// FP_div
module FP_div(FP_A, FP_B, clk, ce, FP_Z);
   parameter         K = 32;
   parameter         P = 24;
   parameter         E = 8;
   input [K-1:0]     FP_A;
   input [K-1:0]     FP_B;
   input             clk;
   input             ce;
   output [K-1:0]    FP_Z;
   reg [K-1:0]       FP_Z;
   parameter [K-1:0] ZEROS = 1'b0;
   parameter [K-1:0] ONES = 32'hffffffff;
   parameter [E-1:0] BIAS = {1'b0, ONES[E - 2:0]};
   parameter         PBITS = P + 3;
   reg [K-1:0]       A_int;
   reg [K-1:0]       B_int;
   reg [K-1:0]       FP_Z_int;
   wire [E-1:0]      exp_A;
   wire [E-1:0]      exp_B;
   wire [P-1:0]      frac_A;
   wire [P-1:0]      frac_B;
   wire              sign_A;
   wire              sign_B;
   wire              expA_FF;
   wire              expB_FF;
   wire              expA_Z;
   wire              expB_Z;
   wire              fracA_Z;
   wire              fracB_Z;
   wire [E:0]        exp_noBIAS;
   wire [E:0]        exp_Biased;
   wire [E:0]        exp_Biased_Norm;
   wire              isNaN_A;
   wire              isNaN_B;
   wire              isInf_A;
   wire              isInf_B;
   wire              isZero_A;
   wire              isZero_B;
   wire              isNaN;
   wire              isInf;
   wire              isZero;
   wire              sign;
   wire [PBITS-1:0]  frac_div;
   wire [PBITS-1:0]  frac_div_shifted;
   wire [PBITS-2:0]  fr_sh;
   wire [P-2:0]      frac_final;
   wire              underflow;
   wire              overflow;
   wire [E-1:0]      exp_final;
   wire              sticky_bit;
   wire              div_by_zero;
   always @(posedge clk)
      begin
         if (ce == 1'b1)
         begin
            A_int <= FP_A;
            B_int <= FP_B;
         end
      end
   assign sign_A = A_int[K - 1];
   assign sign_B = B_int[K - 1];
   assign exp_A = A_int[K - 2:K - E - 1];
   assign exp_B = B_int[K - 2:K - E - 1];
  ...
Settings: LEC_CHECK=0, ABC_AREA=0, CAP_MARGIN=20, CORE_ASPECT_RATIO=1.04, CORE_MARGIN=6, CORE_UTILIZATION=22, CTS_CLUSTER_DIAMETER=42, CTS_CLUSTER_SIZE=61, HOLD_SLACK_MARGIN=0.11, MAX_ROUTING_LAYER=met4, MIN_ROUTING_LAYER=met1, PLACE_DENSITY=0.8, SLEW_MARGIN=35, TNS_END_PERCENT=10; clock period 68.2 ns.
run.sh (not shown) runs the stock make flow with config.mk's settings and CLKGATE_MAP_FILE=.
The first run finished clean.
Change:
--- a/flow/config.mk
+++ b/flow/config.mk
@@ -9,0 +10 @@
+export CELL_PAD_IN_SITES_GLOBAL_PLACEMENT = 0
@@ -12 +13 @@
-export CORE_UTILIZATION = 22
+export CORE_UTILIZATION = 72
@@ -18 +19,2 @@
-export PLACE_DENSITY = 0.8
+export PLACE_DENSITY_LB_ADDON = 0.03
+export SETUP_SLACK_MARGIN = 3.64
@@ -20 +21,0 @@
-export TNS_END_PERCENT = 10
==> flow/constraint.sdc (replaced) <==
create_clock -name core_clock -period 40.7 [get_ports {clk}]
set_input_delay 8.1400 -clock core_clock [delete_from_list [all_inputs] [get_ports {clk}]]
set_output_delay 8.1400 -clock core_clock [all_outputs]
set_load 0.01 [all_outputs]
After rerunning: This time the run ended with an error in 3_5_place_dp. Die size is lower by 68%. Area after synthesis is unchanged. Synthesized cell count is unchanged.
Change:
==> flow/config.mk (replaced) <==
export PLATFORM = sky130hd
export DESIGN_NAME = FP_div
export DESIGN_NICKNAME = FP_div
export VERILOG_FILES = /design/flow/design.v
export SDC_FILE = /design/flow/constraint.sdc
export NUM_CORES = 4
export LEC_CHECK = 0
export CAP_MARGIN = 20
export CORE_MARGIN = 2
export CORE_UTILIZATION = 40
export CTS_CLUSTER_DIAMETER = 181
export MAX_ROUTING_LAYER = met4
export SLEW_MARGIN = 20
==> flow/constraint.sdc (replaced) <==
create_clock -name core_clock -period 80.0 [get_ports {clk}]
set_input_delay 16.0000 -clock core_clock [delete_from_list [all_inputs] [get_ports {clk}]]
set_output_delay 16.0000 -clock core_clock [all_outputs]
set_load 0.01 [all_outputs]
This time the run ran to the end with no violations.
Die size climbs by 69%.
Area after synthesis does not change.
Synthesized cell count stays the same.

* * *

FP_div again, from the RTL that the note above started with.
clock: 71.0 ns
lec_check: 0
abc_area: 1
cap_margin: 20
core_margin: 2
core_utilization: 68
cts_cluster_size: 98
place_density: 0.6
slew_margin: 20
The baseline finished with timing, DRC and antenna clean.
Then changed:
Settings changed: ABC_AREA 1 to default, CORE_UTILIZATION 68 to 38, CTS_CLUSTER_SIZE 98 to default.
Clock period 71.0 ns to 70.5 ns, I/O delays scaled along.
The new run completed without violations; synthesized cell count fell by about a fifth; wire length went down by a little under a tenth; sequential cell count is unchanged; critical path depth climbs by 35; clock-buffer cell count does not change; synthesized area fell by roughly a tenth; sequential share of layout area increases by 0.28 points; maximum frequency fell by about a fifth; hold slack stays flat; non-clock buffer count rises by 62.
Then changed:
Settings changed: CORE_UTILIZATION 38 to 57, CTS_CLUSTER_DIAMETER from default to 232, PLACE_DENSITY 0.6 to default, SETUP_SLACK_MARGIN from default to 1.94.
Clock period 70.5 ns to 64.3 ns, I/O delays scaled along.
Critical path depth increases by 22. Utilization increases by 25 points. Design area went up by 6.5%. Synthesized area stays the same. Via count rises by 4.8%. Register-to-register slack got worse by 0.20 ns. Wire length goes up by 5.1%. Clock skew falls by 0.0078 ns.
Then changed:
Settings changed: CORE_UTILIZATION 57 to 65, CTS_CLUSTER_DIAMETER 232 to default, MAX_ROUTING_LAYER from default to met4, SETUP_SLACK_MARGIN 1.94 to -1.68.
Clock period 64.3 ns to 57.0 ns, I/O delays scaled along.
- The new run stopped in global routing (5_1_grt), error GRT-0232
- die area goes down by 12%
- synthesized cell count is unchanged
- area after synthesis does not change

* * *

== cedar ==
FP_div again, from the RTL that the note above started with.
Design FP_div, start of the top module:
module FP_div(FP_A, FP_B, clk, ce, FP_Z);
   parameter         K = 32;
   parameter         P = 24;
   parameter         E = 8;
   input [K-1:0]     FP_A;
   input [K-1:0]     FP_B;
   input             clk;
   input             ce;
   output [K-1:0]    FP_Z;
   reg [K-1:0]       FP_Z;
   parameter [K-1:0] ZEROS = 1'b0;
   parameter [K-1:0] ONES = 32'hffffffff;
   parameter [E-1:0] BIAS = {1'b0, ONES[E - 2:0]};
   parameter         PBITS = P + 3;
   reg [K-1:0]       A_int;
   reg [K-1:0]       B_int;
   reg [K-1:0]       FP_Z_int;
   wire [E-1:0]      exp_A;
   wire [E-1:0]      exp_B;
   wire [P-1:0]      frac_A;
   wire [P-1:0]      frac_B;
   wire              sign_A;
   wire              sign_B;
   wire              expA_FF;
   wire              expB_FF;
   wire              expA_Z;
   wire              expB_Z;
   wire              fracA_Z;
   wire              fracB_Z;
   wire [E:0]        exp_noBIAS;
   wire [E:0]        exp_Biased;
   wire [E:0]        exp_Biased_Norm;
   wire              isNaN_A;
   wire              isNaN_B;
   wire              isInf_A;
   wire              isInf_B;
   wire              isZero_A;
   wire              isZero_B;
   wire              isNaN;
   wire              isInf;
   wire              isZero;
   wire              sign;
   wire [PBITS-1:0]  frac_div;
   wire [PBITS-1:0]  frac_div_shifted;
   wire [PBITS-2:0]  fr_sh;
   wire [P-2:0]      frac_final;
   wire              underflow;
   wire              overflow;
   wire [E-1:0]      exp_final;
   wire              sticky_bit;
   wire              div_by_zero;
   always @(posedge clk)
      begin
         if (ce == 1'b1)
         begin
            A_int <= FP_A;
            B_int <= FP_B;
         end
      end
   assign sign_A = A_int[K - 1];
  ...
Settings: LEC_CHECK=0, CAP_MARGIN=20, CELL_PAD_IN_SITES_DETAIL_PLACEMENT=1, CORE_ASPECT_RATIO=0.96, CORE_MARGIN=2, CORE_UTILIZATION=48, CTS_CLUSTER_DIAMETER=399, GPL_ROUTABILITY_DRIVEN=0, MAX_ROUTING_LAYER=met5, MIN_ROUTING_LAYER=met1, PLACE_DENSITY_LB_ADDON=0.14, SETUP_SLACK_MARGIN=1.03, SLEW_MARGIN=20; clock period 80.0 ns.
The following lists how yarrow was set up differently from cedar:
==> flow/config.mk <==
export PLATFORM = sky130hd
export DESIGN_NAME = FP_div
export DESIGN_NICKNAME = FP_div
export VERILOG_FILES = /design/flow/design.v
export SDC_FILE = /design/flow/constraint.sdc
export NUM_CORES = 4
export LEC_CHECK = 0
export CAP_MARGIN = 20
export CORE_MARGIN = 7
export CORE_UTILIZATION = 19
export CTS_CLUSTER_SIZE = 75
export GPL_TIMING_DRIVEN = 0
export MAX_ROUTING_LAYER = met4
export PLACE_DENSITY = 0.6
export SLEW_MARGIN = 20
### Flow results
yarrow reached the final stage; the timing, design-rule and antenna checks on its layout passed. Number of flip-flops and latches: yarrow vs cedar identical. yarrow does worse than cedar on maximum clock rate. Looking at die outline width, yarrow sits 58% above cedar. Total instance count after detailed placement (yarrow vs. cedar) increases by more than a quarter. Re fraction of met2 tracks used by global routing: cedar was higher than yarrow. Count of cell instances traversed by the critical path, yarrow and cedar: higher on yarrow.
> inputs changed (yarrow -> quartz)
--- a/flow/config.mk
+++ b/flow/config.mk
@@ -8,8 +8,11 @@
 export CAP_MARGIN = 20
-export CORE_MARGIN = 7
-export CORE_UTILIZATION = 19
-export CTS_CLUSTER_SIZE = 75
-export GPL_TIMING_DRIVEN = 0
-export MAX_ROUTING_LAYER = met4
-export PLACE_DENSITY = 0.6
+export CORE_ASPECT_RATIO = 0.96
+export CORE_MARGIN = 2
+export CORE_UTILIZATION = 48
+export CTS_CLUSTER_DIAMETER = 369
+export GPL_ROUTABILITY_DRIVEN = 0
+export MAX_ROUTING_LAYER = met5
+export MIN_ROUTING_LAYER = met1
+export PLACE_DENSITY_LB_ADDON = 0.14
+export SETUP_SLACK_MARGIN = 5.0
 export SLEW_MARGIN = 20
Taking yarrow as the reference point, the well tap count of quartz falls by 60%. The launch point of the worst path comes out B_int[5] in one run and B_int[2] in the other, namely in quartz and yarrow respectively. Compared with yarrow, quartz shows met1 layer wirelength in the final routing that has gone down by a few percent. Via count of the first global-routing pass delta (yarrow -> quartz): insignificant. The overall die width in quartz is 0.63 times that in yarrow. [compare] base=yarrow new=quartz: layout buffering overhead excluding clock cells has decreased.
> inputs changed (quartz -> violet)
==> flow/config.mk <==
export PLATFORM = sky130hd
export DESIGN_NAME = FP_div
export DESIGN_NICKNAME = FP_div
export VERILOG_FILES = /design/flow/design.v
export SDC_FILE = /design/flow/constraint.sdc
export NUM_CORES = 4
export LEC_CHECK = 0
export CAP_MARGIN = 20
export CORE_MARGIN = 2
export CORE_UTILIZATION = 19
export CTS_CLUSTER_SIZE = 75
export GPL_TIMING_DRIVEN = 0
export PLACE_DENSITY = 0.6
export SLEW_MARGIN = 20
==> comparison <==
Reported for violet and quartz, tally of clock buffers in the finished layout turned out identical to the last digit. Against quartz as the reference, violet delivers a higher share of final layout cell area taken by non-clock buffers. Hold slack ends up lower on violet. violet finished every step from synthesis to the final layout, and the layout passed the timing, design-rule and antenna checks. Across both runs, area enclosed by the die boundary was higher for violet than for quartz. Clock transition at the registers of the reported paths of violet is on par with quartz. Core util | violet vs quartz | violet lower.
